## cordic_2taylor
module cordic_2taylor (
input clk,
input reset,
input signed [15:0] ang,
input signed [15:0] xin,
input signed [15:0] yin,
output signed [15:0] Xout,
output signed [15:0] Yout);
clock: 5.13 ns
lec_check: 0
abc_area: 1
cap_margin: 20
core_margin: 2
core_utilization: 72
cts_cluster_size: 98
setup_slack_margin: 0.85
slew_margin: 20
tns_end_percent: 5
run.sh (not shown) runs the stock make flow with config.mk's settings and CLKGATE_MAP_FILE=.
The first run aborted during clock tree synthesis (4_1_cts), error DPL-0033.
Then changed:
- ABC_AREA: 1 -> default
- CORE_UTILIZATION: 72 -> 18
- CTS_CLUSTER_SIZE: 98 -> default
- SETUP_SLACK_MARGIN: 0.85 -> default
- TNS_END_PERCENT: 5 -> default
- clock period: 5.13 -> 9.78 ns (I/O delays scaled with it)
Outcome:
- This time the run finished clean
- die size went up to 4.0 times its value
- synthesized area grows by 2.6%
- synthesized cell count shrinks by about 9%

---

== build 91 ==
cordic_2taylor again, from the RTL that the note above started with.
==> flow/design.v (excerpt) <==
module cordic_2taylor (
input clk,
input reset,
input signed [15:0] ang,
input signed [15:0] xin,
input signed [15:0] yin,
output signed [15:0] Xout,
output signed [15:0] Yout);
wire signed [15:0] x1, y1, theta1;           
wire signed [15:0] x2, y2, theta2;           
wire signed [15:0] x3, y3, theta3;           
    stage_1 S1(xin,yin,ang,clk,reset,x1,y1,theta1);
    stage_23 S2(x1,y1,theta1,clk,reset,x2,y2,theta2);
    stage_45 S3(x2,y2,theta2,clk,reset,x3,y3,theta3);
    last_stage S4(x3,y3,theta3,clk,reset,Xout,Yout);
endmodule
==> flow/config.mk <==
export PLATFORM = sky130hd
export DESIGN_NAME = cordic_2taylor
export DESIGN_NICKNAME = cordic_2taylor
export VERILOG_FILES = /design/flow/design.v
export SDC_FILE = /design/flow/constraint.sdc
export NUM_CORES = 4
export LEC_CHECK = 0
export ABC_AREA = 1
export CAP_MARGIN = 30
export CELL_PAD_IN_SITES_GLOBAL_PLACEMENT = 3
export CORE_ASPECT_RATIO = 0.53
export CORE_MARGIN = 7
export CORE_UTILIZATION = 42
export CTS_CLUSTER_DIAMETER = 21
export CTS_CLUSTER_SIZE = 91
export GPL_ROUTABILITY_DRIVEN = 1
export GPL_TIMING_DRIVEN = 0
export MAX_ROUTING_LAYER = met4
export MIN_ROUTING_LAYER = met2
export PLACE_DENSITY_LB_ADDON = 0.23
export SETUP_SLACK_MARGIN = 0.72
export SLEW_MARGIN = 20
export TNS_END_PERCENT = 50
==> flow/constraint.sdc <==
create_clock -name core_clock -period 9.13 [get_ports {clk}]
set_input_delay 1.8260 -clock core_clock [delete_from_list [all_inputs] [get_ports {clk}]]
set_output_delay 1.8260 -clock core_clock [all_outputs]
set_load 0.01 [all_outputs]
Build 91 | ERROR | 3_1_place_gp_skip_io
> inputs changed (build 91 -> build 62)
Settings: removing CORE_ASPECT_RATIO (formerly 0.53); changing CORE_UTILIZATION from 42 to 66; changing SETUP_SLACK_MARGIN from 0.72 to 1.5; removing TNS_END_PERCENT (formerly 50); removing MIN_ROUTING_LAYER (formerly met2); removing PLACE_DENSITY_LB_ADDON (formerly 0.23); removing CTS_CLUSTER_DIAMETER (formerly 21); changing CAP_MARGIN from 30 to 20; removing GPL_TIMING_DRIVEN (formerly 0); removing CELL_PAD_IN_SITES_GLOBAL_PLACEMENT (formerly 3); removing ABC_AREA (formerly 1); removing GPL_ROUTABILITY_DRIVEN (formerly 1); removing CTS_CLUSTER_SIZE (formerly 91); changing CORE_MARGIN from 7 to 2; changing the clock period (ns, I/O delays scaled along) from 9.13 to 9.5.
==> comparison <==
- Summary of build 91 and build 62: one run falls short of a clean finish, namely build 91.
- Sort build 91 and build 62 by area fraction in full adders, half adders and majority gates, descending, and build 91 comes first.
- In the reports for build 91 and build 62, the larger area after synthesis belongs to build 62.
- Build 91 → build 62: synthesis area per yosys went up 2.6%; die size went down 39%.
Input-level comparison between build 30 and build 62:
Settings: CTS_CLUSTER_SIZE newly set to 37; CORE_UTILIZATION changed from 66 to 71; PLACE_DENSITY newly set to 0.66; the clock period (ns, I/O delays scaled along) changed from 9.5 to 9.09.
Notes after the runs:
Build 30 | ERROR | 5_1_grt. Summary: with build 62 as the reference, total cell area at the placement stage in build 30 moved up slightly. Re area after synthesis: no difference whatsoever between build 30 and build 62. On build 30: placeable core area is 3500 µm² lower than what build 62 gave. Re die footprint: build 30 is about 7% down on build 62. From build 62 to build 30 the numbers moved as follows: effective utilization at floorplan climbed 5.1 points; total instance count after detailed placement was more or less identical.
The inputs of build 29 differ from those of build 30 as listed below.
Settings: removing CTS_CLUSTER_SIZE (formerly 37); removing PLACE_DENSITY (formerly 0.66); changing CORE_UTILIZATION from 71 to 65; removing MAX_ROUTING_LAYER (formerly met4); removing SETUP_SLACK_MARGIN (formerly 1.5); changing the clock period (ns, I/O delays scaled along) from 9.09 to 11.7.
--- outcome ---
The flow ran to completion for all of build 30 and build 29 but build 30, which stopped partway. Build 29 against build 30: post-cts hold buffer count has remained practically unchanged, count of port buffers added during placement barely changed, routability congestion estimate from global placement dropped 0.038. Die footprint came out higher on build 29 than on build 30. Looking at placement-stage worst setup slack across build 29 and build 30, the one that comes out higher is build 29. Build 29 vs. build 30: number of placed instances, taps included lost 333, row count went up about 4%.

---

Setup of job 3190:
cordic_2taylor again, from the RTL that the note above started with.
export LEC_CHECK = 0
export CAP_MARGIN = 35
export CELL_PAD_IN_SITES_DETAIL_PLACEMENT = 1
export CORE_ASPECT_RATIO = 1.24
export CORE_MARGIN = 3
export CORE_UTILIZATION = 40
export GPL_ROUTABILITY_DRIVEN = 0
export GPL_TIMING_DRIVEN = 0
export HOLD_SLACK_MARGIN = 0.13
export PLACE_DENSITY_LB_ADDON = 0.26
export SETUP_SLACK_MARGIN = 1.6
export SLEW_MARGIN = 20
export TNS_END_PERCENT = 40
create_clock -name core_clock -period 13.7 [get_ports {clk}]
Here is what was changed in the inputs of job 6333 compared with job 3190.
- a deleted HOLD_SLACK_MARGIN that had been 0.13
- a deleted GPL_ROUTABILITY_DRIVEN that had been 0
- a change of CORE_MARGIN from 3 to 2
- a deleted TNS_END_PERCENT that had been 40
- a change of CORE_UTILIZATION from 40 to 64
- a deleted PLACE_DENSITY_LB_ADDON that had been 0.26
- a deleted GPL_TIMING_DRIVEN that had been 0
- a deleted CORE_ASPECT_RATIO that had been 1.24
- a change of SETUP_SLACK_MARGIN from 1.6 to -0.71
- a change of CAP_MARGIN from 35 to 20
- a deleted CELL_PAD_IN_SITES_DETAIL_PLACEMENT that had been 1
- a change of the clock period (ns, I/O delays scaled along) from 13.7 to 7.15
--- outcome ---
- Summary of job 3190 and job 6333: one run falls short of a clean finish, namely job 6333.
- [job 6333] flow finished | final checks: failed | reasons: setup timing
- Between job 3190 and job 6333, the required time of the worst setup path is higher for job 3190.
- For the via count, job 6333 came in 1791 higher than job 3190 did.
- Per the comparison of job 6333 with job 3190, sequential cell area did not really move; global-route usage went up.
- A critical-path cell with the highest stage delay of sky130_fd_sc_hd__fa_1 is what job 6333 shows, while sky130_fd_sc_hd__clkdlybuf4s50_1 belongs to job 3190.
- Final routed DRC violation total: job 6333 vs job 3190 identical
Changes in job 4716 relative to job 6333:
- CORE_UTILIZATION now 71, was 64
- SETUP_SLACK_MARGIN now 2.41, was -0.71
- PLACE_DENSITY now 0.65, previously not set
- the clock period (ns, I/O delays scaled along) now 8.35, was 7.15
### Flow results
Die area | job 4716 < job 6333
Delta (job 4716 minus job 6333): number of setup buffers added after CTS up 75, post-cts sizing count up 166, area fraction in mux cells flat, synthesized netlist net count flat.
On hold buffer count at cts, job 6333 and job 4716 are basically level.
Job 6333 -> job 4716: count of placed standard cells including taps decreased by a few percent
Number of flip-flops and latches in the synthesized netlist of job 4716 is on par with job 6333.
Job 4716 got as far as global routing (5_1_grt), where a tool error ended the run.
For job 2556, these inputs were changed with respect to job 4716:
- CORE_UTILIZATION now 68, was 71
- SETUP_SLACK_MARGIN no longer set, was 2.41
- PLACE_DENSITY no longer set, was 0.65
- the clock period (ns, I/O delays scaled along) now 7.82, was 8.35
--- outcome ---
- Relative to job 4716, floorplan-stage core utilization has gone down in job 2556.
- Job 2556 against job 4716: pre-CTS worst setup slack decreased 0.31 ns, die size climbed 4.3%.
- Job 2556 finished all stages; however, its layout fails the closing checks, the failures being setup timing.
Input changes introduced in job 1942 (baseline for comparison: job 2556):
- swapping 68 for 58 in CORE_UTILIZATION
- swapping 7.82 for 5.43 in the clock period (ns, I/O delays scaled along)
Findings:
- What ended job 1942 was a tool error in global routing (5_1_grt); the run never finished.
- Any difference in register area share after synthesis between job 2556 and job 1942 is small enough to ignore.
- Job 1942 against job 2556: post-synthesis cell count from yosys level, placer's final routability congestion estimate moved up, horizontal die dimension moved up, area of placed instances moved up, share of the core filled by cells before placement moved down.

---

job 8594:
cordic_2taylor again, from the RTL that the note above started with.
make LEC_CHECK=0 CAP_MARGIN=0 CORE_MARGIN=2 CORE_UTILIZATION=72 CTS_CLUSTER_DIAMETER=104 MAX_ROUTING_LAYER=met4 PLACE_DENSITY=0.66 SETUP_SLACK_MARGIN=1.5 SLEW_MARGIN=20 TNS_END_PERCENT=5 finish   # period 9.5 ns
What the final checks of job 8594 revealed, after a flow that finished every stage, was a layout that fails on negative setup slack.
[inputs] job 4795 vs job 8594
Settings: CTS_CLUSTER_SIZE now 99, previously not set; PLACE_DENSITY no longer set, was 0.66; MAX_ROUTING_LAYER no longer set, was met4; ABC_AREA now 1, previously not set; SETUP_SLACK_MARGIN no longer set, was 1.5; CAP_MARGIN now 20, was 0; CTS_CLUSTER_DIAMETER now 338, was 104; the clock period (ns, I/O delays scaled along) now 8.23, was 9.5.
Findings:
Job 4795 drops fewer vias than job 8594.
Job 4795 finished every stage; the final checks, however, were not passed, the failures being negative setup slack.
[compare] base=job 8594 new=job 4795: placer's final routability congestion estimate shrank by 1.9%; synthesized cell count higher.
xin[2] as the first element of the critical path was reported by job 8594, and yin[2] by job 4795.
Relative area change from synthesis to final layout ended up 0.51 points lower on job 4795 than on job 8594.
Re slew of the pin with the lowest slew margin: job 4795 and job 8594 aren't equal, and the lower value belongs to job 4795.
Sum of overflow across all layers after global routing across job 4795 and job 8594: no real change.
In the reports for job 4795 and job 8594, the larger global-route wire length before repair belongs to job 8594.
Setup changes, job 4795 to job 3595
Settings: CTS_CLUSTER_SIZE: 99 -> unset; TNS_END_PERCENT: 5 -> unset; ABC_AREA: 1 -> unset; CTS_CLUSTER_DIAMETER: 338 -> unset; SETUP_SLACK_MARGIN: unset -> -0.71; PLACE_DENSITY: unset -> 0.65; the clock period (ns, I/O delays scaled along): 8.23 -> 7.15.
## What came out
Job 3595: aborted in global routing (tool error)
Per the comparison of job 3595 with job 4795, die size increased by 1200 µm² relative to the old numbers; final estimated routing congestion in global placement decreased about 1.8%; post-synthesis share of cell area spent on and, or, nand and nor gates decreased 1.8 points; quantity of gates resized following cts rose by about 80%.
Comparing job 4795 and job 3595, the higher yosys stat chip area is on job 3595.
Per the comparison of job 3595 with job 4795, post-synthesis cell area went up; tally of unique sky130hd cells used after synthesis went up; number of instances in the synthesized netlist went down; die extent in x went up.
Modified inputs, job 3101 compared to job 3595
Settings: setting CTS_CLUSTER_DIAMETER to 373 for the first time; setting HOLD_SLACK_MARGIN to -0.1 for the first time.
Notes after the runs:
Job 3101 got as far as global routing, where a tool error ended the run.
Job 3101 -> job 3595: number of sinks handled by clock tree synthesis delta 0, exact match
Overall die width of job 3101 is on par with job 3595.
Job 3595 -> job 3101: detailed-placement wirelength estimate delta 0, exact match
| number of H-tree levels | job 3595 vs job 3101 | ≈ equal |
Job 3595 -> job 3101: area share of xor/xnor cells in the synthesized design delta 0, exact match
As far as post-synthesis share of cell area spent on full adders, half adders and majority gates goes, job 3101 and job 3595 are indistinguishable; the numbers are identical.
Comparing job 3101 against job 3595, there is no change at all in mapped cell area.
As far as number of enable-type register cells in the synthesized netlist goes, job 3595 and job 3101 are indistinguishable; the numbers are identical.
From job 3595 to job 3101 the numbers moved as follows: async set-reset flop share out of synthesis now sits at about the same level; fraction of the mapped netlist area in simple logic gates now sits at about the same level.
Setup changes, job 3101 to job 8050
Settings: SETUP_SLACK_MARGIN removed (was -0.71); CAP_MARGIN changed from 20 to 0; PLACE_DENSITY removed (was 0.65); HOLD_SLACK_MARGIN removed (was -0.1); CTS_CLUSTER_DIAMETER changed from 373 to 88; the clock period (ns, I/O delays scaled along) changed from 7.15 to 8.35.
Findings:
Taking job 3101 as the reference, in job 8050 post-placement worst setup slack climbed 1.01 ns, post-synthesis instance area comparable, hold buffer count at CTS roughly the same.
Diff job 8050..job 3101 | synthesized chip area reported by yosys | unchanged
Re synthesized netlist cell count: no difference whatsoever between job 8050 and job 3101.
As far as mux contribution to synthesized area goes, job 8050 and job 3101 are indistinguishable; the numbers are identical.
Looking at post-cts gate resize count across job 8050 and job 3101, the one that comes out lower is job 8050.
Job 8050 never completed, since it errored out during global routing.
What job 863 does differently from job 8050 at the input level:
Settings: CTS_CLUSTER_DIAMETER removed (was 88); CORE_UTILIZATION changed from 72 to 40; CAP_MARGIN changed from 0 to 20; the clock period (ns, I/O delays scaled along) changed from 8.35 to 9.78.
### Flow results
- In summary, job 863 completed successfully, with a layout that passed the timing, design-rule and antenna checks.
- Summed instance area of the synthesized netlist: job 8050 vs job 863, no meaningful difference
- Number of cells upsized or downsized after cts (job 863 / job 8050): 0.14
- Looking at job 8050 and job 863, the area of placed instances is a wash.
- [compare] base=job 8050 new=job 863: vertical die dimension higher, horizontal die dimension higher.
- Post-CTS setup buffer count in job 863 is 59 lower than in job 8050
- On synthesized netlist cell count, job 8050 and job 863 are basically level.
- Compared to job 8050, job 863 was floorplanned on a bigger die.
- Of job 8050 and job 863, the lower core region area belongs to job 8050.
- Taking job 863 as 1.0, job 8050 lands at 0.74 on number of core rows.

---

north:
cordic_2taylor again, from the RTL that the note above started with.
==> flow/design.v (excerpt) <==
module cordic_2taylor (
input clk,
input reset,
input signed [15:0] ang,
input signed [15:0] xin,
input signed [15:0] yin,
output signed [15:0] Xout,
output signed [15:0] Yout);
export LEC_CHECK = 0
export CAP_MARGIN = 25
export CORE_MARGIN = 2
export CORE_UTILIZATION = 65
export CTS_CLUSTER_DIAMETER = 337
export CTS_CLUSTER_SIZE = 61
export GPL_ROUTABILITY_DRIVEN = 1
export GPL_TIMING_DRIVEN = 1
export MAX_ROUTING_LAYER = met4
export MIN_ROUTING_LAYER = met1
export SLEW_MARGIN = 20
create_clock -name core_clock -period 7.29 [get_ports {clk}]
From the logs: north reached the end of the flow and failed the layout checks with setup timing.
Edits applied to the flow inputs when going from north to south:
Settings: clearing GPL_TIMING_DRIVEN, which used to be 1; clearing MAX_ROUTING_LAYER, which used to be met4; clearing MIN_ROUTING_LAYER, which used to be met1; swapping 65 for 66 in CORE_UTILIZATION; clearing CTS_CLUSTER_DIAMETER, which used to be 337; clearing GPL_ROUTABILITY_DRIVEN, which used to be 1; clearing CTS_CLUSTER_SIZE, which used to be 61; swapping 25 for 20 in CAP_MARGIN; swapping 7.29 for 8.35 in the clock period (ns, I/O delays scaled along).
STATUS run=south STAGES=ALL_DONE FINAL_CHECKS=FAILED CAUSE=setup timing. Of the two values seen for master of the slowest instance on the critical path, or4_4 was produced by north and fa_2 by south. Summary — post-route standard cell area excluding fillers, south relative to north: lower, by about 2.3%. Final core utilization, south and north, higher one = north. The sequential share of layout area reported for south is greater than that of north by 0.24 points. Worst hold slack (lower): south. When south is measured against north, its detailed-route wire length per cell turns out 3.8% lower. north → south: number of global-route vias before repair dropped about 0.7%, setup slack climbed 0.82 ns. south vs north, peak fanout along the critical path went up by 1.
The inputs of east differ from those of south as listed below.
Settings: a change of CORE_UTILIZATION from 66 to 40; an added GPL_ROUTABILITY_DRIVEN of 0; an added MAX_ROUTING_LAYER of met4; a change of the clock period (ns, I/O delays scaled along) from 8.35 to 10.0.
Results
The flow did not stop early for east: all stages ran, and the layout cleared the timing, design-rule and antenna checks. Post-cts repair resize count: east vs south down 217. Count of fill cells added during filler insertion sits higher in east than in south. Changes observed in east relative to south: wire length of the first global-routing pass decreased 7200 um. Re die footprint: south was lower than east. east against south.
> inputs changed (east -> west)
Settings: setting PLACE_DENSITY to 0.91 for the first time; changing CORE_UTILIZATION from 40 to 63; setting CTS_CLUSTER_DIAMETER to 338 for the first time; setting CTS_CLUSTER_SIZE to 100 for the first time; changing CAP_MARGIN from 20 to 25; setting HOLD_SLACK_MARGIN to -0.07 for the first time; removing MAX_ROUTING_LAYER (formerly met4); setting ABC_AREA to 0 for the first time; setting SETUP_SLACK_MARGIN to -0.97 for the first time; removing GPL_ROUTABILITY_DRIVEN (formerly 0); changing SLEW_MARGIN from 20 to 0.
==> results <==
- west: all stages done; final checks FAILED (setup timing).
- Compared with east, west shows number of well-tap cells placed lower by about 37%.
- Number of logic stages on the critical path including buffering went down by a few percent going from east to west.
- When west is set beside east, its number of diodes added for antenna fixing turns out to be 1 larger.
- Per the comparison of west with east, cell count of the worst hold path neither gained nor lost much, core utilization picked up an extra 26 points, worst hold slack picked up an extra 0.017 ns, via count picked up an extra 2187.
- Going from east to west, relative area change from synthesis to final layout went down; filler cell count in the final layout lower.
- The launching instance or port of the critical path comes out xin[2] in one run and xin[0] in the other, namely in west and east respectively.
diff inputs: west => middle
Settings: ABC_AREA: 0 -> 1; CORE_UTILIZATION: 63 -> 22.
Notes after the runs:
Both conditions hold for middle: the flow ran to the end and the final layout passed the timing, design-rule and antenna checks. In the tables for middle and west, non-clock buffer share of cell area reads higher with west. middle against west: half-perimeter wire length after placement down 4.2%, aoi/oai-family share of the synthesized area lower, met2 wire length saw a decrease, clock-buffer cell count now sits at about the same level. Area of the mapped netlist down 820 um^2 in middle wrt west.
